== P ==
// cpu_8b
module cpu_8b(
    input wire clk,
    input wire rst,
    output wire halt,
    output wire mem_we,
    output wire [7:0] mem_addr,
    output wire [7:0] mem_wdata,
    input wire [7:0] mem_rdata
);
Settings: LEC_CHECK=0, CAP_MARGIN=20, CELL_PAD_IN_SITES_DETAIL_PLACEMENT=1, CORE_MARGIN=2, CORE_UTILIZATION=71, CTS_CLUSTER_DIAMETER=386, GPL_ROUTABILITY_DRIVEN=0, GPL_TIMING_DRIVEN=0, PLACE_DENSITY_LB_ADDON=0.19, SETUP_SLACK_MARGIN=1.1, SLEW_MARGIN=10, TNS_END_PERCENT=5; clock period 7.82 ns.
run.sh (not shown) runs the stock make flow with config.mk's settings and CLKGATE_MAP_FILE=.
P terminated abnormally: 3_5_place_dp reported DPL-0033.
Inputs modified between P and Q:
Settings: swapping 10 for 20 in SLEW_MARGIN; clearing SETUP_SLACK_MARGIN, which used to be 1.1; putting ABC_AREA at 1 where nothing was set; putting CTS_CLUSTER_SIZE at 98 where nothing was set; clearing GPL_TIMING_DRIVEN, which used to be 0; swapping 71 for 72 in CORE_UTILIZATION; clearing TNS_END_PERCENT, which used to be 5; clearing PLACE_DENSITY_LB_ADDON, which used to be 0.19; clearing GPL_ROUTABILITY_DRIVEN, which used to be 0; swapping 386 for 221 in CTS_CLUSTER_DIAMETER; clearing CELL_PAD_IN_SITES_DETAIL_PLACEMENT, which used to be 1; swapping 7.82 for 4.32 in the clock period (ns, I/O delays scaled along).
Results
- Q ended up with a lower core region area than P did.
- Going from P to Q, the fraction of the mapped netlist area in simple logic gates was found to have gone up by 10 points.
- Taking P as the reference, in Q proportion of synthesized area in mux cells went down by 11 points, arithmetic-cell share of the synthesized area counting full adders, half adders and majority gates was more or less identical.
- P and Q: one clean run, Q; the rest did not finish clean.
- Against P as the reference, Q delivers a lower chip footprint.
- Between Q and P, the area reported by Yosys stat is lower for P.
#### Input delta (R over Q)
Settings: removing ABC_AREA (formerly 1); removing CTS_CLUSTER_DIAMETER (formerly 221); removing CTS_CLUSTER_SIZE (formerly 98); changing CORE_UTILIZATION from 72 to 68; changing the clock period (ns, I/O delays scaled along) from 4.32 to 4.8.
[summary]
Having completed the whole flow, R delivered a layout that passed the timing, design-rule and antenna checks. In R, the sum of met3 wire segment lengths after detailed routing came out 20% below the value in Q. The floorplan die width of R is higher than that of Q. Against Q, R comes in 5.4 points lower on post-route core utilization. The clock share of power reported for R is smaller than that of Q by 3.3 points. Part of the power in combinational logic was lower in R than in Q. Initial antenna violation count across R and Q: no real change. Looking at end point of the critical path, the mem_addr[5] result is from R; the mem_addr[6] one comes from Q.

========
nickel:
cpu_8b again, from the RTL that the note above started with.
==> flow/design.v (excerpt) <==
module cpu_8b(
    input wire clk,
    input wire rst,
    output wire halt,
    output wire mem_we,
    output wire [7:0] mem_addr,
    output wire [7:0] mem_wdata,
    input wire [7:0] mem_rdata
);
make LEC_CHECK=0 ABC_AREA=1 CAP_MARGIN=20 CORE_ASPECT_RATIO=1.07 CORE_MARGIN=2 CORE_UTILIZATION=72 CTS_CLUSTER_DIAMETER=108 CTS_CLUSTER_SIZE=37 GPL_ROUTABILITY_DRIVEN=1 GPL_TIMING_DRIVEN=1 MAX_ROUTING_LAYER=met4 PLACE_DENSITY=0.38 SLEW_MARGIN=35 finish   # period 3.21 ns
As the logs show, nickel stopped at global routing after a tool error, so it never reached the end of the flow.
What violet does differently from nickel at the input level:
# nickel
export LEC_CHECK = 0
export ABC_AREA = 1
export CAP_MARGIN = 20
export CORE_ASPECT_RATIO = 1.07
export CORE_MARGIN = 2
export CORE_UTILIZATION = 72
export CTS_CLUSTER_DIAMETER = 108
export CTS_CLUSTER_SIZE = 37
export GPL_ROUTABILITY_DRIVEN = 1
export GPL_TIMING_DRIVEN = 1
export MAX_ROUTING_LAYER = met4
export PLACE_DENSITY = 0.38
export SLEW_MARGIN = 35
create_clock -name core_clock -period 3.21 [get_ports {clk}]
# violet
export LEC_CHECK = 0
export ABC_AREA = 1
export CAP_MARGIN = 20
export CORE_ASPECT_RATIO = 1.07
export CORE_MARGIN = 2
export CORE_UTILIZATION = 68
export CTS_CLUSTER_DIAMETER = 108
export CTS_CLUSTER_SIZE = 37
export GPL_ROUTABILITY_DRIVEN = 1
export GPL_TIMING_DRIVEN = 1
export MAX_ROUTING_LAYER = met4
export PLACE_DENSITY_LB_ADDON = 0.15
export SLEW_MARGIN = 35
create_clock -name core_clock -period 3.17 [get_ports {clk}]
==> results <==
- violet had finished all stages when the layout checks came back failing, citing negative setup slack.
- violet vs nickel: starting density of the core down in violet
- Summary: with nickel as the reference, cell row count in violet moved up by a few percent.
- Of violet and nickel, the higher number of instances resized during post-cts repair belongs to nickel.
- Between nickel and violet, the final estimated routing congestion in global placement does not differ in any meaningful way.
- The post-detailed-placement half-perimeter wirelength on nickel is in line with that on violet.
- Die area | violet > nickel
- violet vs nickel: count of placed standard cells including taps up by a few percent
- [violet vs nickel] die boundary height: higher in violet
- Number of buffers added to fix hold violations after cts: violet vs nickel — no meaningful difference
What juniper does differently from violet at the input level:
# violet
export LEC_CHECK = 0
export ABC_AREA = 1
export CAP_MARGIN = 20
export CORE_ASPECT_RATIO = 1.07
export CORE_MARGIN = 2
export CORE_UTILIZATION = 68
export CTS_CLUSTER_DIAMETER = 108
export CTS_CLUSTER_SIZE = 37
export GPL_ROUTABILITY_DRIVEN = 1
export GPL_TIMING_DRIVEN = 1
export MAX_ROUTING_LAYER = met4
export PLACE_DENSITY_LB_ADDON = 0.15
export SLEW_MARGIN = 35
create_clock -name core_clock -period 3.17 [get_ports {clk}]
# juniper
export LEC_CHECK = 0
export ABC_AREA = 1
export CAP_MARGIN = 20
export CORE_ASPECT_RATIO = 1.07
export CORE_MARGIN = 2
export CORE_UTILIZATION = 70
export CTS_CLUSTER_DIAMETER = 108
export CTS_CLUSTER_SIZE = 98
export GPL_ROUTABILITY_DRIVEN = 1
export GPL_TIMING_DRIVEN = 1
export MAX_ROUTING_LAYER = met4
export PLACE_DENSITY_LB_ADDON = 0.15
export SLEW_MARGIN = 35
export TNS_END_PERCENT = 30
create_clock -name core_clock -period 5.66 [get_ports {clk}]
## What came out
juniper went all the way through the flow, and no timing, DRC or antenna check failed.
Relative to violet, portion of the clock cycle consumed by the worst path in the final layout has decreased by 12 points in juniper.
[juniper] final worst setup slack rose 630 ps relative to violet
Compared with violet, juniper shows total wire length that has gone down by more than a quarter.
Run comparison: violet destination of the critical timing path mem_wdata[7]; juniper destination of the critical timing path mem_addr[7]
juniper vs. violet: relative contribution of combinational cells to total power fell by 4.5 points; area growth from synthesis to final layout fell by 17 points.
juniper vs violet, final core utilization went down by 11 points.
X dimension of the die of juniper falls short of that of violet slightly.
Total power after layout ended up 0.0011 W lower on juniper than on violet.

========
== run A ==
Starting RTL as in the previous note.
## cpu_8b
module cpu_8b(
    input wire clk,
    input wire rst,
    output wire halt,
    output wire mem_we,
    output wire [7:0] mem_addr,
    output wire [7:0] mem_wdata,
    input wire [7:0] mem_rdata
);
    wire [7:0] mem_d_i;
    wire [7:0] mem_d_o;
    assign mem_wdata = mem_d_i;
    assign mem_d_o = mem_rdata;
    wire [2:0] alu_opcode;
    wire [7:0] alu_a;
    wire [7:0] alu_b;
    wire a_we;
    wire [7:0] a_reg_i;
    wire [7:0] a_reg_o;
    wire b_we;
    wire [7:0] b_reg_i;
    wire [7:0] b_reg_o;
    wire alu_we;
    wire [7:0] alu_res_next;
    wire [7:0] alu_res;
    wire zf_we;
    wire zf_next;
    wire zf;
    wire ir_we;
    wire [7:0] instr;
    wire [2:0] next_state;
    wire [2:0] state;
    wire pc_we;
    wire [7:0] pc_next;
    wire [7:0] pc;
    wire alu_sel_a;
    wire alu_sel_b;
    wire a_sel;
    wire b_sel;
    wire mem_sel;
    wire [7:0] offset_addr;
    wire addr_sel;
    wire [7:0] addr_offset_zext;
    wire [3:0] addr_offset;
    wire [3:0] pc_offset;
    wire [7:0] pc_offset_zext;
    wire [7:0] inc_pc;
    wire [7:0] new_pc;
    wire pc_sel;
    wire [7:0] jmp_reg_val;
  ...
==> flow/config.mk <==
export PLATFORM = sky130hd
export DESIGN_NAME = cpu_8b
export DESIGN_NICKNAME = cpu_8b
export VERILOG_FILES = /design/flow/design.v
export SDC_FILE = /design/flow/constraint.sdc
export NUM_CORES = 4
export LEC_CHECK = 0
export CAP_MARGIN = 20
export CORE_MARGIN = 2
export CORE_UTILIZATION = 72
export PLACE_DENSITY_LB_ADDON = 0.28
export SETUP_SLACK_MARGIN = 0.11
export SLEW_MARGIN = 20
==> flow/constraint.sdc <==
create_clock -name core_clock -period 3.88 [get_ports {clk}]
set_input_delay 0.7760 -clock core_clock [delete_from_list [all_inputs] [get_ports {clk}]]
set_output_delay 0.7760 -clock core_clock [all_outputs]
set_load 0.01 [all_outputs]
Run A: GRT-0116 in 5_1_grt -> run aborted
The following lists how run B was set up differently from run A:
Settings: removing PLACE_DENSITY_LB_ADDON (formerly 0.28); removing SETUP_SLACK_MARGIN (formerly 0.11); changing CORE_UTILIZATION from 72 to 40; changing the clock period (ns, I/O delays scaled along) from 3.88 to 4.8.
--- outcome ---
- Die width was lower in the run labelled run A.
- Diff run B..run A | CTS sink count | unchanged
- Where final HPWL from detailed placement is concerned, run A is outperformed by run B.
- As far as number of buffers inserted during clock tree synthesis goes, run A and run B are indistinguishable; the numbers are identical.
- Between run A and run B, the difference in synthesized cell count is negligible.
- Looking at the reports, run B completed the entire flow and the layout it produced met the timing, design-rule and antenna checks.
- In run B relative to run A, height of the die had gone up by more than a quarter.
- Floorplan-stage core utilization, run A and run B: higher on run A
- Run B does worse than run A on overall die area.
Input changes introduced in run C (baseline for comparison: run B):
Settings: an added ABC_AREA of 1; a change of CORE_UTILIZATION from 40 to 62; a change of the clock period (ns, I/O delays scaled along) from 4.8 to 1.99.
Notes after the runs:
Run C: it failed during 4_1_cts, and the tool reported DPL-0033. Run C vs run B — cell count after synthesis climbed by more than 10%. [compare] base=run B new=run C: synthesized netlist net count went up 111, overall chip area decreased 0.0034 mm², cell count after placement went up by 165. Delta (run C minus run B): final weighted congestion of routability-driven global placement shows a reduction of 0.063, count of instantiated cells in the yosys netlist rose by 111.
Input-level comparison between run D and run C:
Settings: CTS_CLUSTER_DIAMETER: unset -> 85; CORE_UTILIZATION: 62 -> 70; ABC_AREA: 1 -> unset; the clock period (ns, I/O delays scaled along): 1.99 -> 3.59.
### Flow results
5_1_grt: run D exited with error. Run C → run D: multiplexer area fraction after synthesis went up; synthesized cell count went down; number of unique standard cell types used by synthesis shows an increase of 25. On arithmetic-cell share of the synthesized area counting full adders, half adders and majority gates, run C tracks run D almost exactly. Taking run D over run C, the count of standard-cell rows ratio works out to 0.929. Yosys cell count shrinks by more than 10% when moving from run C to run D. Taking run D as 1.0, run C lands at 0.809 on post-synthesis average cell area. Against run C, post-synth area from yosys stat in run D fell slightly. Compare run D and run C | synthesized area higher: run C.
## Diff of input files: run E against run D
Settings: TNS_END_PERCENT: unset -> 90; CTS_CLUSTER_DIAMETER: 85 -> unset; CORE_UTILIZATION: 70 -> 20; GPL_ROUTABILITY_DRIVEN: unset -> 0; MAX_ROUTING_LAYER: unset -> met4; the clock period (ns, I/O delays scaled along): 3.59 -> 5.0.
Findings:
Among run D and run E, the run that stopped before the end is run D, and it is the only one. Floorplan core density for run E is lower than for run D. Compared to run D, run E has instance count after placement with tap cells included 17% higher. Compared with run D, run E shows core area that has gone up by more than 100%. Going from run D to run E, post-cts repair resize count shrinks by 42.
Input changes introduced in run F (baseline for comparison: run E):
Settings: a change of CORE_UTILIZATION from 20 to 62; an added CTS_CLUSTER_SIZE of 26; a deleted TNS_END_PERCENT that had been 90; a deleted GPL_ROUTABILITY_DRIVEN that had been 0; a deleted MAX_ROUTING_LAYER that had been met4.
Notes after the runs:
- Run F did not stop at any stage, and its layout met the timing, design-rule and antenna checks.
- The final-layout clock buffer total of run F is lower than that of run E.
- Run F ended up with fewer standard cells than run E.
- Where via count is concerned, run E is better than run F.
- Looking only at worst setup slack, and setting everything else aside, the higher value of run F and run E goes to run E.
Power is estimated from default activity; no workload was simulated.
